==> cedar <==
## FPU_top_level
module FPU_top_level
(
 input 	       clk,
 input 	       nrst,
 input  [31:0] floating_point1,
 input  [31:0] floating_point2,
 input  [2:0]  frm,
 input  [6:0]  funct7,
 output [31:0] floating_point_out,
 output [4:0]  flags
 );
Settings: LEC_CHECK=0, CAP_MARGIN=20, CORE_MARGIN=2, CORE_UTILIZATION=63, CTS_CLUSTER_DIAMETER=330, CTS_CLUSTER_SIZE=98, PLACE_DENSITY=0.7, SETUP_SLACK_MARGIN=-0.06, SLEW_MARGIN=40, TNS_END_PERCENT=15; clock period 10.0 ns.
run.sh (not shown) runs the stock make flow with config.mk's settings and CLKGATE_MAP_FILE=.
==> inputs of pepper, as changes to cedar <==
- ABC_AREA: default -> 1
- CAP_MARGIN: 20 -> 30
- CORE_UTILIZATION: 63 -> 58
- CTS_CLUSTER_DIAMETER: 330 -> default
- CTS_CLUSTER_SIZE: 98 -> default
- PLACE_DENSITY: 0.7 -> default
- PLACE_DENSITY_LB_ADDON: default -> 0.03
- SETUP_SLACK_MARGIN: -0.06 -> default
- SLEW_MARGIN: 40 -> 25
- TNS_END_PERCENT: 15 -> default
==> inputs of maple, as changes to cedar <==
- CORE_UTILIZATION: 63 -> 58
- CTS_CLUSTER_DIAMETER: 330 -> default
- CTS_CLUSTER_SIZE: 98 -> default
- PLACE_DENSITY: 0.7 -> default
- SETUP_SLACK_MARGIN: -0.06 -> 1.32
- SLEW_MARGIN: 40 -> 20
- TNS_END_PERCENT: 15 -> default
==> flow/constraint.sdc (replaced) <==
create_clock -name core_clock -period 6.55 [get_ports {clk}]
set_input_delay 1.3100 -clock core_clock [delete_from_list [all_inputs] [get_ports {clk}]]
set_output_delay 1.3100 -clock core_clock [all_outputs]
set_load 0.01 [all_outputs]
==> impl_metrics.xml <==
<?xml version="1.0" encoding="UTF-8"?>
<metrics>
  <group name="run_status">
    <metric name="run_status" unit="">complete, no violations</metric>
  </group>
  <group name="final_timing">
    <metric name="fin_worst_skew" unit="ps">9.818</metric>
  </group>
  <group name="global_routing">
    <metric name="groute.layer.met2.usage" unit="%">64.60</metric>
    <metric name="met3_capacity_usage_during_global_routing" unit="%">11.21</metric>
    <metric name="grt_pass1_wl" unit="um">186400</metric>
  </group>
  <group name="flow_run">
    <metric name="warnings" unit="">35</metric>
  </group>
  <group name="die">
    <metric name="tap_cells" unit="">688</metric>
  </group>
  <group name="layout">
    <metric name="fin_cells" unit="">4923</metric>
    <metric name="area.share.combinational" unit="%">74.29</metric>
  </group>
  <group name="worst_setup_path">
    <metric name="critPathMaxStageDelay" unit="ps">680</metric>
  </group>
  <group name="min_path">
    <metric name="hold_path_endpoint" unit="">inv3</metric>
  </group>
  <group name="clock_network">
    <metric name="insertion_delay_to_the_later_sink_of_the_worst_skew_pair" unit="ps">420</metric>
  </group>
  <group name="place">
    <metric name="placement.setup.worst_slack" unit="ps">-213.8</metric>
  </group>
</metrics>
That was cedar.
==> impl_metrics.xml <==
<?xml version="1.0" encoding="UTF-8"?>
<metrics>
  <group name="min_path">
    <metric name="hold_path_endpoint" unit="">frm3[1]</metric>
  </group>
  <group name="global_routing">
    <metric name="met3_capacity_usage_during_global_routing" unit="%">13.92</metric>
    <metric name="grt_pass1_wl" unit="um">222500</metric>
    <metric name="groute.layer.met2.usage" unit="%">73.10</metric>
  </group>
  <group name="run_status">
    <metric name="run_status" unit="">finished with violations</metric>
    <metric name="failed_layout_checks" unit="">setup timing</metric>
  </group>
  <group name="layout">
    <metric name="area.share.combinational" unit="%">66.23</metric>
  </group>
  <group name="place">
    <metric name="placement.setup.worst_slack" unit="ps">-2243</metric>
  </group>
  <group name="final_timing">
    <metric name="setup_viol" unit="">27</metric>
    <metric name="fin_ws" unit="ps">-1748</metric>
  </group>
  <group name="worst_setup_path">
    <metric name="critPathMaxStageDelay" unit="ps">640</metric>
  </group>
  <group name="die">
    <metric name="tap_cells" unit="">765</metric>
  </group>
</metrics>
That was maple.
==> impl_metrics.xml <==
<?xml version="1.0" encoding="UTF-8"?>
<metrics>
  <group name="logic_synthesis">
    <metric name="ys_warn_count" unit="">14</metric>
    <metric name="yosys.area_share.adder" unit="%">35.51</metric>
  </group>
  <group name="min_path">
    <metric name="hp-class" unit="">reg2reg</metric>
    <metric name="hold_path_endpoint" unit="">frm3[1]</metric>
  </group>
  <group name="final_timing">
    <metric name="fin_ws" unit="ps">860.6</metric>
  </group>
  <group name="die">
    <metric name="die.size.x" unit="um">251.8</metric>
    <metric name="tap_cells" unit="">782</metric>
  </group>
  <group name="clock_network">
    <metric name="cell_at_the_root_of_the_clock_tree" unit="">sky130_fd_sc_hd__clkbuf_16</metric>
    <metric name="insertion_delay_to_the_later_sink_of_the_worst_skew_pair" unit="ps">430</metric>
  </group>
  <group name="run_status">
    <metric name="run_status" unit="">complete, no violations</metric>
  </group>
  <group name="global_routing">
    <metric name="groute.layer.met2.usage" unit="%">63.24</metric>
    <metric name="grt_pass1_wl" unit="um">195100</metric>
  </group>
  <group name="place">
    <metric name="placement.setup.worst_slack" unit="ps">518.0</metric>
  </group>
  <group name="layout">
    <metric name="fin_cells" unit="">6253</metric>
    <metric name="area.share.combinational" unit="%">71.45</metric>
  </group>
</metrics>
That was pepper.

* * *

==> inputs of 08-14 <==
FPU_top_level again, from the RTL that the note above started with.
==> flow/design.v (excerpt) <==
module FPU_top_level
(
 input 	       clk,
 input 	       nrst,
 input  [31:0] floating_point1,
 input  [31:0] floating_point2,
 input  [2:0]  frm,
 input  [6:0]  funct7,
 output [31:0] floating_point_out,
 output [4:0]  flags
 );
Settings: LEC_CHECK=0, CAP_MARGIN=20, CORE_MARGIN=2, CORE_UTILIZATION=72, CTS_CLUSTER_DIAMETER=381, CTS_CLUSTER_SIZE=34, PLACE_DENSITY_LB_ADDON=0.05, SLEW_MARGIN=40, TNS_END_PERCENT=5; clock period 5.55 ns.
==> 11-15: changes against 08-14 <==
Settings changed: CORE_UTILIZATION 72 to 66, CTS_CLUSTER_DIAMETER 381 to not set, CTS_CLUSTER_SIZE 34 to not set, PLACE_DENSITY_LB_ADDON 0.05 to not set, SETUP_SLACK_MARGIN set to -0.55, SLEW_MARGIN 40 to 20, TNS_END_PERCENT 5 to not set.
==> flow/constraint.sdc (replaced) <==
create_clock -name core_clock -period 7.67 [get_ports {clk}]
set_input_delay 1.5340 -clock core_clock [delete_from_list [all_inputs] [get_ports {clk}]]
set_output_delay 1.5340 -clock core_clock [all_outputs]
set_load 0.01 [all_outputs]
==> comparison <==
08-14 failed in global routing. 11-15 finished but failed the layout checks on setup timing.
In synthesized area, 08-14 and 11-15 do not differ.
In synthesized cell count, 08-14 and 11-15 do not differ.
Of 11-15 and 08-14, 11-15 has the higher die area (gap about 9%, measured against 08-14).

* * *

==> run a: inputs <==
Starting RTL as in the previous note.
Settings: LEC_CHECK=0, ABC_AREA=1, CAP_MARGIN=20, CELL_PAD_IN_SITES_GLOBAL_PLACEMENT=1, CORE_MARGIN=2, CORE_UTILIZATION=71, CTS_CLUSTER_DIAMETER=185, CTS_CLUSTER_SIZE=12, GPL_TIMING_DRIVEN=1, HOLD_SLACK_MARGIN=0.15, MAX_ROUTING_LAYER=met4, PLACE_DENSITY_LB_ADDON=0.2, SLEW_MARGIN=30, TNS_END_PERCENT=60; clock period 8.52 ns.
==> run b: changes against run a <==
- ABC_AREA: 1 -> not set
- CELL_PAD_IN_SITES_GLOBAL_PLACEMENT: 1 -> 2
- CTS_CLUSTER_DIAMETER: 185 -> not set
- CTS_CLUSTER_SIZE: 12 -> not set
- GPL_TIMING_DRIVEN: 1 -> 0
- HOLD_SLACK_MARGIN: 0.15 -> not set
- MAX_ROUTING_LAYER: met4 -> not set
- PLACE_DENSITY_LB_ADDON: 0.2 -> not set
- SLEW_MARGIN: 30 -> 20
- TNS_END_PERCENT: 60 -> not set
==> flow/constraint.sdc (replaced) <==
create_clock -name core_clock -period 10.0 [get_ports {clk}]
set_input_delay 2.0000 -clock core_clock [delete_from_list [all_inputs] [get_ports {clk}]]
set_output_delay 2.0000 -clock core_clock [all_outputs]
set_load 0.01 [all_outputs]
==> results <==
- Run a stopped in global placement without I/O. Run b ended with an error in global placement without I/O on GPL-0301.
- Area after synthesis: run b is smaller than run a (about 5.4%).
- In run b the die size is smaller than in run a, by about 5.3%.
- Between run a and run b, the lower synthesized cell count is in run b (gap 30%, measured against run b).
==> figures <==
Adder Share, Synth: run a 0.3551; run b 0.3754
DIE HEIGHT: run a 227.9 µm; run b 221.8 µm
Simple logic cell fraction of the synthesized area: run a 0.2867; run b 0.2050
Core utilization before placement: run a 0.7140; run b 0.7217
Die W: run a 227.9 µm; run b 221.8 µm
YS chip area: run a 0.03560 mm²; run b 0.03367 mm²
Net count of the mapped netlist: run a 6271; run b 5013
Seq share, synth: run a 0.07942; run b 0.08398
Avg Cell Area, Syn: run a 6.499 µm²; run b 7.979 µm²
Top-area cell share: run a 0.2750; run b 0.2907
XOR/XNOR Area Share: run a 0.01894; run b 0.04162
Chip footprint: run a 0.05195 mm²; run b 0.04918 mm²
Aoi/oai-family share of the synthesized area: run a 0.1014; run b 0.1728
Run status: run a aborted with a tool error; run b aborted with a tool error
Stage where the flow stopped: run a global placement without I/O; run b global placement without I/O
Multiplexer share: run a 0.0002811; run b 0.01256
Number of unique standard cell types used by synthesis: run a 63; run b 96

* * *

==> inputs of run Z <==
Starting RTL as in the previous note.
clock: 7.83 ns
lec_check: 0
abc_area: 1
cap_margin: 20
core_margin: 2
core_utilization: 72
cts_cluster_diameter: 203
cts_cluster_size: 99
slew_margin: 20
==> run K (differences from run Z) <==
Settings changed: ABC_AREA 1 to default, CORE_UTILIZATION 72 to 66, CTS_CLUSTER_DIAMETER 203 to 364, CTS_CLUSTER_SIZE 99 to 39, MAX_ROUTING_LAYER from default to met4.
==> flow/constraint.sdc (replaced) <==
create_clock -name core_clock -period 7.48 [get_ports {clk}]
set_input_delay 1.4960 -clock core_clock [delete_from_list [all_inputs] [get_ports {clk}]]
set_output_delay 1.4960 -clock core_clock [all_outputs]
set_load 0.01 [all_outputs]
==> metrics.txt <==
# HELP chip_impl_metric Physical implementation figures
# TYPE chip_impl_metric gauge
chip_impl_info{name="status",value="stopped before the end"} 1
chip_impl_metric{name="yosysCellCount",unit=""} 5478
chip_impl_info{name="stop_error",value="[ERROR GRT-0232] Routing congestion too high. Check the congestion heatmap in the GUI."} 1
chip_impl_info{name="stop_stage",value="global routing (5_1_grt)"} 1
chip_impl_metric{name="yosys.area.top_type_share",unit=""} 0.275
chip_impl_metric{name="use_met3",unit=""} 0.799
chip_impl_metric{name="design.core.area",unit="sq um"} 48800
chip_impl_metric{name="ys_seq_share",unit=""} 0.0794
-- figures above: run Z

==> metrics.txt <==
# HELP chip_impl_metric Physical implementation figures
# TYPE chip_impl_metric gauge
chip_impl_info{name="stop_error",value="[ERROR GRT-0116] Global routing finished with congestion. Check the congestion regions in the DRC Viewer."} 1
chip_impl_info{name="stop_stage",value="global routing (5_1_grt)"} 1
chip_impl_metric{name="yosys.area.top_type_share",unit=""} 0.291
chip_impl_metric{name="syn_area",unit="sq um"} 33700
chip_impl_metric{name="yosysCellCount",unit=""} 4220
chip_impl_info{name="status",value="stopped before the end"} 1
chip_impl_metric{name="design.core.area",unit="sq um"} 50300
chip_impl_info{name="clockRootBuffer",value="clkbuf_16"} 1
chip_impl_metric{name="ys_seq_share",unit=""} 0.0840
-- figures above: run K

